==> flow/design.v (excerpt) <==
module organ_tone (
    input  logic        clk,
    input  logic        rst,
    input  logic [3:0]  SW,
    output logic        tone,
    output logic [15:0] lcd_freq
);
logic newclock;  
logic reset;  
logic [31:0]d;  
logic [31:0]desiredfreq;  
logic [23:0] LcdDisplay;  
logic [31:0] ScopeInfoB;  
getdesiredfreq getfreq (.clk(clk), .SW(SW[3:1]),.desiredfreq(desiredfreq),
.LcdDisplay(LcdDisplay),.LcdinfoDisplay(lcd_freq),.ScopeInfoB(ScopeInfoB));
counter counter1(.clk(clk), .reset(reset | rst), .Q(d));
clockdiv clockdiv1(.d(d),.desiredfreq(desiredfreq),.clk(clk),.rst(rst),.reset(reset),.newclock(newclock));
mux2 mux (.a(newclock), .b(1'b0),.sel(SW[0]),.out(tone));
endmodule
For scale: about 34 flip-flops, roughly 51000 um2 of cells after synthesis.
==> flow/config.mk <==
export PLATFORM = sky130hd
export DESIGN_NAME = organ_tone
export DESIGN_NICKNAME = organ_tone
export VERILOG_FILES = /design/flow/design.v
export SDC_FILE = /design/flow/constraint.sdc
export NUM_CORES = 4
export LEC_CHECK = 0
export CAP_MARGIN = 20
export CORE_MARGIN = 2
export CORE_UTILIZATION = 63
export CTS_CLUSTER_DIAMETER = 232
export SLEW_MARGIN = 20
==> flow/constraint.sdc <==
create_clock -name core_clock -period 54.0 [get_ports {clk}]
set_input_delay 10.8000 -clock core_clock [delete_from_list [all_inputs] [get_ports {clk}]]
set_output_delay 10.8000 -clock core_clock [all_outputs]
set_load 0.01 [all_outputs]
run.sh (not shown) runs the stock make flow with config.mk's settings and CLKGATE_MAP_FILE=.
The first run aborted during clock tree synthesis (4_1_cts).
Rerun with:
- CORE_UTILIZATION: 63 -> 56
- CTS_CLUSTER_DIAMETER: 232 -> unset
Outcome:
- With this change the flow failed in global routing (5_1_grt), error ODB-0269
- synthesized cell count does not change
- die size climbs by 12%
- area after synthesis is unchanged
Rerun with:
- CORE_UTILIZATION: 56 -> 40
- clock period: 54.0 -> 97.1 ns (I/O delays scaled with it)
Now the flow finished with timing, DRC and antenna clean.
Die size rose by 39%.
Synthesized area stays the same.
Synthesized cell count is unchanged.
Rerun with:
- ABC_AREA: unset -> 1
- CORE_UTILIZATION: 40 -> 69
- clock period: 97.1 -> 153.0 ns (I/O delays scaled with it)
Effect: Routed wire length drops by 6.5%; utilization is higher by 28 points; register-to-register slack is better by 55000 ps; clock skew came out higher by 4.4 ps; design area climbs by 2.3%; hold slack is better by 12 ps; flip-flop count stays the same.
Rerun with:
- ABC_AREA: 1 -> unset
- CORE_UTILIZATION: 69 -> 56
- clock period: 153.0 -> 70.7 ns (I/O delays scaled with it)
Now the flow finished but fails on negative setup slack.
Via count grows by about 7.5%.
Non-clock buffer count went up by 2136.
Final area is higher by 31%.
Routed wire length rises by 20%.
Register-to-register slack is worse by 82000 ps.

== try-maple ==
Starting RTL as in the previous note.
==> flow/config.mk <==
export PLATFORM = sky130hd
export DESIGN_NAME = organ_tone
export DESIGN_NICKNAME = organ_tone
export VERILOG_FILES = /design/flow/design.v
export SDC_FILE = /design/flow/constraint.sdc
export NUM_CORES = 4
export LEC_CHECK = 0
export CAP_MARGIN = 20
export CORE_ASPECT_RATIO = 0.5
export CORE_MARGIN = 2
export CORE_UTILIZATION = 59
export CTS_CLUSTER_DIAMETER = 381
export CTS_CLUSTER_SIZE = 65
export GPL_TIMING_DRIVEN = 0
export SLEW_MARGIN = 20
export TNS_END_PERCENT = 15
==> flow/constraint.sdc <==
create_clock -name core_clock -period 100.0 [get_ports {clk}]
set_input_delay 20.0000 -clock core_clock [delete_from_list [all_inputs] [get_ports {clk}]]
set_output_delay 20.0000 -clock core_clock [all_outputs]
set_load 0.01 [all_outputs]
No stage failed in try-maple, and the final checks on the layout all came back clean.
diff inputs: try-maple => try-pepper
Settings: removing CTS_CLUSTER_DIAMETER (formerly 381); changing CTS_CLUSTER_SIZE from 65 to 54; changing CORE_MARGIN from 2 to 3; changing GPL_TIMING_DRIVEN from 0 to 1; setting PLACE_DENSITY_LB_ADDON to 0.01 for the first time; changing CORE_UTILIZATION from 59 to 26; removing CORE_ASPECT_RATIO (formerly 0.5); changing TNS_END_PERCENT from 15 to 55; setting HOLD_SLACK_MARGIN to 0.28 for the first time.
## What came out
Compared to try-maple, try-pepper was floorplanned on a bigger die. Looking at wire length across both flows, try-pepper is the weaker of the two, with try-maple ahead. Compared try-pepper against try-maple; sequential fraction of total cell area within noise. Between try-pepper and try-maple, the area of all placed cells without fillers figures differ only marginally.
### try-pepper -> try-indigo
Settings: PLACE_DENSITY_LB_ADDON removed (was 0.01); GPL_TIMING_DRIVEN removed (was 1); CORE_UTILIZATION changed from 26 to 40; TNS_END_PERCENT removed (was 55); CORE_MARGIN changed from 3 to 2; CTS_CLUSTER_SIZE removed (was 54); HOLD_SLACK_MARGIN removed (was 0.28).
Findings:
try-indigo | stages: all done | timing, DRC, antenna: all pass. try-pepper was larger in final cell area than try-indigo. From try-pepper to try-indigo the numbers moved as follows: instance area at placement has decreased, sequential share of layout area has remained practically unchanged, final wirelength has decreased. try-indigo: critical path arrival 0.57 ns above try-pepper. Diff try-pepper -> try-indigo: core utilization grew by 14 points; global-route usage grew by 5.3 points.
#### Input delta (try-violet over try-indigo)
Settings: ABC_AREA: unset -> 1; CORE_UTILIZATION: 40 -> 71; the clock period (ns, I/O delays scaled along): 100.0 -> 70.5.
## What came out
| final cell count | lower: try-indigo |
Looking at final hold slack, try-violet sits 0.0043 ns lower than try-indigo does.
On synthesized cell area, the higher figure sits with try-violet, not try-indigo.
try-violet: full flow OK, the timing, design-rule and antenna checks passed
try-indigo: no failed stages, no open violations at the end
Diff try-indigo -> try-violet: final area rose by 0.0038 mm^2, number of antenna diodes rose by 10.
The number of tapcells reported for try-violet is smaller than that of try-indigo by about 40%.
Worst relative slew slack sits lower in try-violet than in try-indigo.
